Setup of onyx:
// md5_crack
module md5_crack(
  input          clk,
  input          reset_n,
  input          in_valid,
  output         in_ready,
  input  [63:0]  guess,
  output         out_valid,
  output [127:0] digest,
  output         cracked
);
reg  [6:0]  itr;
reg         busy;
reg  [63:0] guess_q;
wire [5:0]  ridx = (itr>0 && itr<65)? itr-1:63;
function [31:0] kconst;
  input [5:0] i;
  begin
    case (i)
      6'd0: kconst = 32'hd76aa478;
      6'd1: kconst = 32'he8c7b756;
      6'd2: kconst = 32'h242070db;
      6'd3: kconst = 32'hc1bdceee;
      6'd4: kconst = 32'hf57c0faf;
      6'd5: kconst = 32'h4787c62a;
      6'd6: kconst = 32'ha8304613;
      6'd7: kconst = 32'hfd469501;
      6'd8: kconst = 32'h698098d8;
      6'd9: kconst = 32'h8b44f7af;
      6'd10: kconst = 32'hffff5bb1;
      6'd11: kconst = 32'h895cd7be;
      6'd12: kconst = 32'h6b901122;
      6'd13: kconst = 32'hfd987193;
      6'd14: kconst = 32'ha679438e;
      6'd15: kconst = 32'h49b40821;
      6'd16: kconst = 32'hf61e2562;
      6'd17: kconst = 32'hc040b340;
      6'd18: kconst = 32'h265e5a51;
      6'd19: kconst = 32'he9b6c7aa;
      6'd20: kconst = 32'hd62f105d;
      6'd21: kconst = 32'h02441453;
      6'd22: kconst = 32'hd8a1e681;
      6'd23: kconst = 32'he7d3fbc8;
      6'd24: kconst = 32'h21e1cde6;
      6'd25: kconst = 32'hc33707d6;
      6'd26: kconst = 32'hf4d50d87;
      6'd27: kconst = 32'h455a14ed;
      6'd28: kconst = 32'ha9e3e905;
      6'd29: kconst = 32'hfcefa3f8;
      6'd30: kconst = 32'h676f02d9;
      6'd31: kconst = 32'h8d2a4c8a;
      6'd32: kconst = 32'hfffa3942;
      6'd33: kconst = 32'h8771f681;
      6'd34: kconst = 32'h6d9d6122;
      6'd35: kconst = 32'hfde5380c;
  ...
Size in the first run: roughly 4300 cells after synthesis, roughly 400 flip-flops, about 200 I/O pins, ~33000 sq um of cells after synthesis.
Settings: LEC_CHECK=0, CAP_MARGIN=30, CORE_ASPECT_RATIO=1.27, CORE_MARGIN=2, CORE_UTILIZATION=50, GPL_TIMING_DRIVEN=0, HOLD_SLACK_MARGIN=0.15, MIN_ROUTING_LAYER=met2, PLACE_DENSITY_LB_ADDON=0.15, SETUP_SLACK_MARGIN=1.17, SLEW_MARGIN=5; clock period 10.0 ns.
run.sh (not shown) runs the stock make flow with config.mk's settings and CLKGATE_MAP_FILE=.
onyx | ERROR | global routing
The following lists how xenon was set up differently from onyx:
- SETUP_SLACK_MARGIN: 1.17 -> -0.46
- HOLD_SLACK_MARGIN: 0.15 -> unset
- PLACE_DENSITY_LB_ADDON: 0.15 -> unset
- GPL_TIMING_DRIVEN: 0 -> unset
- CAP_MARGIN: 30 -> 20
- SLEW_MARGIN: 5 -> 20
- MIN_ROUTING_LAYER: met2 -> unset
- CORE_UTILIZATION: 50 -> 66
- CORE_ASPECT_RATIO: 1.27 -> unset
- the clock period (ns, I/O delays scaled along): 10.0 -> 7.9
## What came out
For xenon, the flow was terminated by a tool error in global routing and produced no final design.
Against onyx, xenon reports a pre-CTS worst setup slack that is higher.
The placed wire-length estimate in xenon sits 23% below the value recorded for onyx.
Status: maximum number of buffers from clock root to sink parity (xenon, onyx)
Diff xenon..onyx | synthesis area per yosys | unchanged
From onyx to xenon the numbers moved as follows: number of placed cells counting well taps climbed about 4%, number of post-CTS setup repair buffers dropped 61%, post-cts hold buffer count barely changed, placeable core region dropped 16000 sq um.
Die size: xenon is under onyx
Edits applied to the flow inputs when going from xenon to ember:
- CORE_UTILIZATION: 66 -> 28
- SETUP_SLACK_MARGIN: -0.46 -> unset
- the clock period (ns, I/O delays scaled along): 7.9 -> 14.0
[summary]
Going from xenon to ember, number of cells upsized or downsized after cts shrinks by 102.
ember vs xenon: width of the die up by more than half
Diff ember..xenon | arithmetic-cell share of the synthesized area counting full adders, half adders and majority gates | unchanged
Die span in y (ember / xenon): 1.5
On worst slack at placement, the lower figure sits with xenon, not ember.
For cell area reported after detailed placement, dividing the value from xenon by the value from ember gives 1.14.
ember: done, clean on timing, DRC and antenna
Die footprint of ember exceeds that of xenon by more than 100%.
Inputs modified between ember and cedar:
- CORE_UTILIZATION now 40, was 28
- the clock period (ns, I/O delays scaled along) now 9.81, was 14.0
==> comparison <==
ember has a higher largest net degree at the start of global routing than cedar.
Summary of the comparison: wire length of the first global-routing pass is higher in cedar, relative to ember.
Delta(area of combinational cells with multiple inputs, cedar - ember) > 0
Number of cell rows was higher in the run labelled ember.
cedar ends up with a final instance area that is 7.4% higher than in ember.
Comparing cedar and ember, routing usage on met1 is lower on ember.
Delta (cedar minus ember): number of buffers inserted for hold repair after clock tree synthesis flat, die area down about 30%.

Starting RTL as in the previous note.
make LEC_CHECK=0 ABC_AREA=1 CAP_MARGIN=30 CELL_PAD_IN_SITES_DETAIL_PLACEMENT=2 CORE_ASPECT_RATIO=1.27 CORE_MARGIN=7 CORE_UTILIZATION=50 CTS_CLUSTER_SIZE=31 GPL_TIMING_DRIVEN=0 MAX_ROUTING_LAYER=met4 MIN_ROUTING_LAYER=met2 PLACE_DENSITY_LB_ADDON=0.15 SETUP_SLACK_MARGIN=1.17 SLEW_MARGIN=5 finish   # period 8.55 ns
The baseline failed in detailed placement (DPL-0033).
Then changed:
- ABC_AREA: 1 -> unset
- CAP_MARGIN: 30 -> 20
- CELL_PAD_IN_SITES_DETAIL_PLACEMENT: 2 -> unset
- CORE_ASPECT_RATIO: 1.27 -> unset
- CORE_MARGIN: 7 -> 2
- CORE_UTILIZATION: 50 -> 72
- CTS_CLUSTER_SIZE: 31 -> unset
- GPL_TIMING_DRIVEN: 0 -> unset
- MAX_ROUTING_LAYER: met4 -> unset
- MIN_ROUTING_LAYER: met2 -> unset
- PLACE_DENSITY: unset -> 0.4
- PLACE_DENSITY_LB_ADDON: 0.15 -> unset
- SETUP_SLACK_MARGIN: 1.17 -> unset
- SLEW_MARGIN: 5 -> 20
- TNS_END_PERCENT: unset -> 10
- clock period: 8.55 -> 7.82 ns (I/O delays scaled with it)
The new run did not get past global routing.
Synthesized area climbs by a few percent.
Synthesized cell count drops by a little under a tenth.
Die size shrinks by a quarter to a third.
Then changed:
- CORE_UTILIZATION: 72 -> 57
- MAX_ROUTING_LAYER: unset -> met4
- PLACE_DENSITY: 0.4 -> unset
- TNS_END_PERCENT: 10 -> 20
- clock period: 7.82 -> 5.51 ns (I/O delays scaled with it)
- The changed run completed, yet does not pass: negative setup slack
- area after synthesis stays the same
- die area came out higher by a quarter to a third
- synthesized cell count stays the same
Then changed:
- CORE_UTILIZATION: 57 -> 41
- MAX_ROUTING_LAYER: met4 -> unset
- TNS_END_PERCENT: 20 -> unset
- clock period: 5.51 -> 9.81 ns (I/O delays scaled with it)
After rerunning:
- The new run finished with timing, DRC and antenna clean
- non-clock buffer count goes down by 614
- synthesized cell count does not change
- design area goes down by 11%
- global-route usage goes down by 19 points
- wire length goes down by 8.7%
Then changed:
- ABC_AREA: unset -> 1
- CORE_ASPECT_RATIO: unset -> 0.91
- CORE_UTILIZATION: 41 -> 40
- MAX_ROUTING_LAYER: unset -> met4
- clock period: 9.81 -> 10.0 ns (I/O delays scaled with it)
Flip-flop count stays the same; hold slack barely changes; power falls by a quarter to a third; area after synthesis falls by a few percent; final area falls by a little under a tenth; via count falls by a few percent; setup slack gets better by 0.26 ns; critical path depth rises by 20; die area barely changes.

Starting RTL as in the previous note.
// md5_crack
module md5_crack(
  input          clk,
  input          reset_n,
  input          in_valid,
  output         in_ready,
  input  [63:0]  guess,
  output         out_valid,
  output [127:0] digest,
  output         cracked
);
==> flow/config.mk <==
export PLATFORM = sky130hd
export DESIGN_NAME = md5_crack
export DESIGN_NICKNAME = md5_crack
export VERILOG_FILES = /design/flow/design.v
export SDC_FILE = /design/flow/constraint.sdc
export NUM_CORES = 4
export LEC_CHECK = 0
export CAP_MARGIN = 35
export CELL_PAD_IN_SITES_DETAIL_PLACEMENT = 2
export CORE_MARGIN = 8
export CORE_UTILIZATION = 37
export CTS_CLUSTER_DIAMETER = 263
export MAX_ROUTING_LAYER = met4
export MIN_ROUTING_LAYER = met2
export PLACE_DENSITY_LB_ADDON = 0.09
export SETUP_SLACK_MARGIN = 1.51
export SLEW_MARGIN = 25
export TNS_END_PERCENT = 65
==> flow/constraint.sdc <==
create_clock -name core_clock -period 6.04 [get_ports {clk}]
set_input_delay 1.2080 -clock core_clock [delete_from_list [all_inputs] [get_ports {clk}]]
set_output_delay 1.2080 -clock core_clock [all_outputs]
set_load 0.01 [all_outputs]
The first run aborted during clock tree synthesis (4_1_cts).
Rerun with:
==> flow/config.mk (replaced) <==
export PLATFORM = sky130hd
export DESIGN_NAME = md5_crack
export DESIGN_NICKNAME = md5_crack
export VERILOG_FILES = /design/flow/design.v
export SDC_FILE = /design/flow/constraint.sdc
export NUM_CORES = 4
export LEC_CHECK = 0
export CAP_MARGIN = 20
export CORE_MARGIN = 2
export CORE_UTILIZATION = 68
export SLEW_MARGIN = 20
==> flow/constraint.sdc (replaced) <==
create_clock -name core_clock -period 14.0 [get_ports {clk}]
set_input_delay 2.8000 -clock core_clock [delete_from_list [all_inputs] [get_ports {clk}]]
set_output_delay 2.8000 -clock core_clock [all_outputs]
set_load 0.01 [all_outputs]
With this change the flow produced a clean layout.
Synthesized cell count does not change.
Area after synthesis does not change.
Die size went down by 49%.
Rerun with:
--- a/flow/config.mk
+++ b/flow/config.mk
@@ -8,4 +8,6 @@
 export CAP_MARGIN = 20
 export CORE_MARGIN = 2
-export CORE_UTILIZATION = 68
+export CORE_UTILIZATION = 72
+export PLACE_DENSITY_LB_ADDON = 0.24
+export SETUP_SLACK_MARGIN = -0.46
 export SLEW_MARGIN = 20
==> flow/constraint.sdc (replaced) <==
create_clock -name core_clock -period 8.65 [get_ports {clk}]
set_input_delay 1.7300 -clock core_clock [delete_from_list [all_inputs] [get_ports {clk}]]
set_output_delay 1.7300 -clock core_clock [all_outputs]
set_load 0.01 [all_outputs]
Now the flow stopped in global routing (5_1_grt) (GRT-0116).
Synthesized area stays the same.
Die area went down by 5.5%.
Synthesized cell count stays the same.
Rerun with:
--- a/flow/config.mk
+++ b/flow/config.mk
@@ -7,7 +7,10 @@
 export LEC_CHECK = 0
 export CAP_MARGIN = 20
+export CELL_PAD_IN_SITES_GLOBAL_PLACEMENT = 2
 export CORE_MARGIN = 2
-export CORE_UTILIZATION = 72
-export PLACE_DENSITY_LB_ADDON = 0.24
-export SETUP_SLACK_MARGIN = -0.46
+export CORE_UTILIZATION = 54
+export CTS_CLUSTER_DIAMETER = 332
+export CTS_CLUSTER_SIZE = 99
+export PLACE_DENSITY = 0.92
 export SLEW_MARGIN = 20
+export TNS_END_PERCENT = 15
==> flow/constraint.sdc (replaced) <==
create_clock -name core_clock -period 10.0 [get_ports {clk}]
set_input_delay 2.0000 -clock core_clock [delete_from_list [all_inputs] [get_ports {clk}]]
set_output_delay 2.0000 -clock core_clock [all_outputs]
set_load 0.01 [all_outputs]
After rerunning: The new run failed in global placement without I/O (3_1_place_gp_skip_io), error GPL-0301; die area rose by a quarter to a third; area after synthesis stays the same; synthesized cell count stays the same.
Rerun with:
==> flow/config.mk (replaced) <==
export PLATFORM = sky130hd
export DESIGN_NAME = md5_crack
export DESIGN_NICKNAME = md5_crack
export VERILOG_FILES = /design/flow/design.v
export SDC_FILE = /design/flow/constraint.sdc
export NUM_CORES = 4
export LEC_CHECK = 0
export CAP_MARGIN = 20
export CORE_MARGIN = 2
export CORE_UTILIZATION = 71
export CTS_CLUSTER_SIZE = 25
export MAX_ROUTING_LAYER = met4
export SLEW_MARGIN = 20
==> flow/constraint.sdc (replaced) <==
create_clock -name core_clock -period 9.01 [get_ports {clk}]
set_input_delay 1.8020 -clock core_clock [delete_from_list [all_inputs] [get_ports {clk}]]
set_output_delay 1.8020 -clock core_clock [all_outputs]
set_load 0.01 [all_outputs]
What happened: With this change the flow failed in global routing (5_1_grt), error GRT-0232. Die size goes down by a quarter to a third. Synthesized cell count does not change. Synthesized area is unchanged.

The RTL this note starts from:
==> flow/design.v <==
`timescale 1ns / 1ps
module mmd5(
  input clk,
  input reset,
  input [63:0]guess,
  input [6:0]itr,
  input [4:0] r,
  input [31:0] k,
  output cracked,
  output [127:0] digest
);
wire [0:127] passwd_hash = 128'hE8CD0953ABDFDE433DFEC7FAA70DF7F6;
reg [0:127] md5_guess;
assign cracked = (md5_guess==passwd_hash);
assign digest = md5_guess;
reg [31:0]a; 
reg [31:0]b; 
reg [31:0]c; 
reg [31:0]d; 
reg [6:0] nextitr;
reg [31:0]f;
reg [31:0]g;
wire [31:0]w[1:0];
assign w[0]={
  guess[39:32],
  guess[47:40],
  guess[55:48],
  guess[63:56]
};
assign w[1]={
  guess[7:0],
  guess[15:8],
  guess[23:16],
  guess[31:24]
};
function [31:0]leftrotate;
  input [31:0]x;
  input [4:0] c;
  begin
    leftrotate=((x) << (c)) | ((x) >> (32 - (c)));
  end
endfunction
integer j;
always @(posedge clk ) begin
  if(~reset)begin
  md5_guess<=0;
  nextitr <= 1;
  a<=32'h67452301;
  b<=32'hefcdab89;
  c<=32'h98badcfe;
  d<=32'h10325476;
  end
  else if(itr==nextitr)begin
    if(itr<=67)nextitr<=itr+1;
    else nextitr<=0;
    if(itr==0)begin
      a<=32'h67452301;
      b<=32'hefcdab89;
      c<=32'h98badcfe;
      d<=32'h10325476;
    end
    else if(itr>0 && itr<65)begin
      if(itr<=16)begin
        f = (b & c) | ((~b) & d);
        g = itr-1;
      end
      else if(itr<=32)begin
        f = (d & b) | ((~d) & c);
        g = (5*(itr-1)+1 ) & 32'd15;
      end
      else if(itr<=48)begin
        f = b ^ c ^ d;
        g = (3*(itr-1) +5) & 32'd15;
      end
      else if(itr<=64)begin
        f = c ^ (b | (~d));
        g = (7*(itr-1)) & 32'd15;
      end
      d <= c;
      c <= b;
      b <= b + leftrotate((a + f + k + ((g<=1)? w[g]:((g==2)? 128 : ((g==14)? 32'd64:0)))), r); 
      a <= d;
    end 
    if( itr == 65 )begin
      a<= 32'h67452301 + a;
      b<= 32'hefcdab89 + b;
      c<= 32'h98badcfe + c;
      d<= 32'h10325476 + d;
    end 
    if( itr == 66 )begin
      for( j = 0 ; j < 4 ; j = j+1 )begin
        md5_guess[8*(j+0)+:8]<=a[8*j+:8];
        md5_guess[8*(j+4)+:8]<=b[8*j+:8];
        md5_guess[8*(j+8)+:8]<=c[8*j+:8];
        md5_guess[8*(j+12)+:8]<=d[8*j+:8];
      end
    end 
  end
end
endmodule
module md5_crack(
  input          clk,
  input          reset_n,
  input          in_valid,
  output         in_ready,
  input  [63:0]  guess,
  output         out_valid,
  output [127:0] digest,
  output         cracked
);
reg  [6:0]  itr;
reg         busy;
reg  [63:0] guess_q;
wire [5:0]  ridx = (itr>0 && itr<65)? itr-1:63;
function [31:0] kconst;
  input [5:0] i;
  begin
    case (i)
      6'd0: kconst = 32'hd76aa478;
      6'd1: kconst = 32'he8c7b756;
      6'd2: kconst = 32'h242070db;
      6'd3: kconst = 32'hc1bdceee;
      6'd4: kconst = 32'hf57c0faf;
      6'd5: kconst = 32'h4787c62a;
      6'd6: kconst = 32'ha8304613;
      6'd7: kconst = 32'hfd469501;
      6'd8: kconst = 32'h698098d8;
      6'd9: kconst = 32'h8b44f7af;
      6'd10: kconst = 32'hffff5bb1;
      6'd11: kconst = 32'h895cd7be;
      6'd12: kconst = 32'h6b901122;
      6'd13: kconst = 32'hfd987193;
      6'd14: kconst = 32'ha679438e;
      6'd15: kconst = 32'h49b40821;
      6'd16: kconst = 32'hf61e2562;
      6'd17: kconst = 32'hc040b340;
      6'd18: kconst = 32'h265e5a51;
      6'd19: kconst = 32'he9b6c7aa;
      6'd20: kconst = 32'hd62f105d;
      6'd21: kconst = 32'h02441453;
      6'd22: kconst = 32'hd8a1e681;
      6'd23: kconst = 32'he7d3fbc8;
      6'd24: kconst = 32'h21e1cde6;
      6'd25: kconst = 32'hc33707d6;
      6'd26: kconst = 32'hf4d50d87;
      6'd27: kconst = 32'h455a14ed;
      6'd28: kconst = 32'ha9e3e905;
      6'd29: kconst = 32'hfcefa3f8;
      6'd30: kconst = 32'h676f02d9;
      6'd31: kconst = 32'h8d2a4c8a;
      6'd32: kconst = 32'hfffa3942;
      6'd33: kconst = 32'h8771f681;
      6'd34: kconst = 32'h6d9d6122;
      6'd35: kconst = 32'hfde5380c;
      6'd36: kconst = 32'ha4beea44;
      6'd37: kconst = 32'h4bdecfa9;
      6'd38: kconst = 32'hf6bb4b60;
      6'd39: kconst = 32'hbebfbc70;
      6'd40: kconst = 32'h289b7ec6;
      6'd41: kconst = 32'heaa127fa;
      6'd42: kconst = 32'hd4ef3085;
      6'd43: kconst = 32'h04881d05;
      6'd44: kconst = 32'hd9d4d039;
      6'd45: kconst = 32'he6db99e5;
      6'd46: kconst = 32'h1fa27cf8;
      6'd47: kconst = 32'hc4ac5665;
      6'd48: kconst = 32'hf4292244;
      6'd49: kconst = 32'h432aff97;
      6'd50: kconst = 32'hab9423a7;
      6'd51: kconst = 32'hfc93a039;
      6'd52: kconst = 32'h655b59c3;
      6'd53: kconst = 32'h8f0ccc92;
      6'd54: kconst = 32'hffeff47d;
      6'd55: kconst = 32'h85845dd1;
      6'd56: kconst = 32'h6fa87e4f;
      6'd57: kconst = 32'hfe2ce6e0;
      6'd58: kconst = 32'ha3014314;
      6'd59: kconst = 32'h4e0811a1;
      6'd60: kconst = 32'hf7537e82;
      6'd61: kconst = 32'hbd3af235;
      6'd62: kconst = 32'h2ad7d2bb;
      6'd63: kconst = 32'heb86d391;
      default: kconst = 32'h0;
    endcase
  end
endfunction
function [4:0] rconst;
  input [5:0] i;
  begin
    case (i)
      6'd0: rconst = 5'd7;
      6'd1: rconst = 5'd12;
      6'd2: rconst = 5'd17;
      6'd3: rconst = 5'd22;
      6'd4: rconst = 5'd7;
      6'd5: rconst = 5'd12;
      6'd6: rconst = 5'd17;
      6'd7: rconst = 5'd22;
      6'd8: rconst = 5'd7;
      6'd9: rconst = 5'd12;
      6'd10: rconst = 5'd17;
      6'd11: rconst = 5'd22;
      6'd12: rconst = 5'd7;
      6'd13: rconst = 5'd12;
      6'd14: rconst = 5'd17;
      6'd15: rconst = 5'd22;
      6'd16: rconst = 5'd5;
      6'd17: rconst = 5'd9;
      6'd18: rconst = 5'd14;
      6'd19: rconst = 5'd20;
      6'd20: rconst = 5'd5;
      6'd21: rconst = 5'd9;
      6'd22: rconst = 5'd14;
      6'd23: rconst = 5'd20;
      6'd24: rconst = 5'd5;
      6'd25: rconst = 5'd9;
      6'd26: rconst = 5'd14;
      6'd27: rconst = 5'd20;
      6'd28: rconst = 5'd5;
      6'd29: rconst = 5'd9;
      6'd30: rconst = 5'd14;
      6'd31: rconst = 5'd20;
      6'd32: rconst = 5'd4;
      6'd33: rconst = 5'd11;
      6'd34: rconst = 5'd16;
      6'd35: rconst = 5'd23;
      6'd36: rconst = 5'd4;
      6'd37: rconst = 5'd11;
      6'd38: rconst = 5'd16;
      6'd39: rconst = 5'd23;
      6'd40: rconst = 5'd4;
      6'd41: rconst = 5'd11;
      6'd42: rconst = 5'd16;
      6'd43: rconst = 5'd23;
      6'd44: rconst = 5'd4;
      6'd45: rconst = 5'd11;
      6'd46: rconst = 5'd16;
      6'd47: rconst = 5'd23;
      6'd48: rconst = 5'd6;
      6'd49: rconst = 5'd10;
      6'd50: rconst = 5'd15;
      6'd51: rconst = 5'd21;
      6'd52: rconst = 5'd6;
      6'd53: rconst = 5'd10;
      6'd54: rconst = 5'd15;
      6'd55: rconst = 5'd21;
      6'd56: rconst = 5'd6;
      6'd57: rconst = 5'd10;
      6'd58: rconst = 5'd15;
      6'd59: rconst = 5'd21;
      6'd60: rconst = 5'd6;
      6'd61: rconst = 5'd10;
      6'd62: rconst = 5'd15;
      6'd63: rconst = 5'd21;
      default: rconst = 5'd0;
    endcase
  end
endfunction
wire [4:0]  rchoose = rconst(ridx);
wire [31:0] kchoose = kconst(ridx);
assign in_ready  = ~busy | (itr==68);
assign out_valid = busy & (itr==67);
always @(posedge clk) begin
  if (~reset_n) begin
    busy <= 0;
    itr  <= 68;
  end
  else if (in_valid && in_ready) begin
    busy    <= 1;
    itr     <= 0;
    guess_q <= guess;
  end
  else if (busy) begin
    if (itr==68) busy <= 0;
    else itr <= itr+1;
  end
end
mmd5 cracker(
  .clk(clk),
  .reset(reset_n),
  .guess(guess_q),
  .itr(itr),
  .r(rchoose),
  .k(kchoose),
  .cracked(cracked),
  .digest(digest)
);
endmodule
clock: 5.45 ns
lec_check: 0
abc_area: 1
cap_margin: 20
core_aspect_ratio: 0.79
core_margin: 2
core_utilization: 67
cts_cluster_diameter: 379
cts_cluster_size: 74
hold_slack_margin: 0.29
max_routing_layer: met4
place_density_lb_addon: 0.07
setup_slack_margin: 1.04
slew_margin: 20
tns_end_percent: 20
The first run died in 5_1_grt.
Change:
ABC_AREA = default   (was 1)
CORE_ASPECT_RATIO = default   (was 0.79)
CORE_UTILIZATION = 40   (was 67)
CTS_CLUSTER_DIAMETER = default   (was 379)
CTS_CLUSTER_SIZE = default   (was 74)
GPL_TIMING_DRIVEN = 0   (was default)
HOLD_SLACK_MARGIN = default   (was 0.29)
MAX_ROUTING_LAYER = default   (was met4)
PLACE_DENSITY_LB_ADDON = default   (was 0.07)
SETUP_SLACK_MARGIN = -0.44   (was 1.04)
TNS_END_PERCENT = default   (was 20)
clock period = 10.0 ns   (was 5.45 ns; I/O delays follow)
What happened: The changed run finished but failed the layout checks on negative setup slack. Die area rises by 71%. Synthesized area rises by 2.7%. Synthesized cell count falls by 7.5%.
Power figures rest on the tool's default switching activity, not on a simulated workload.
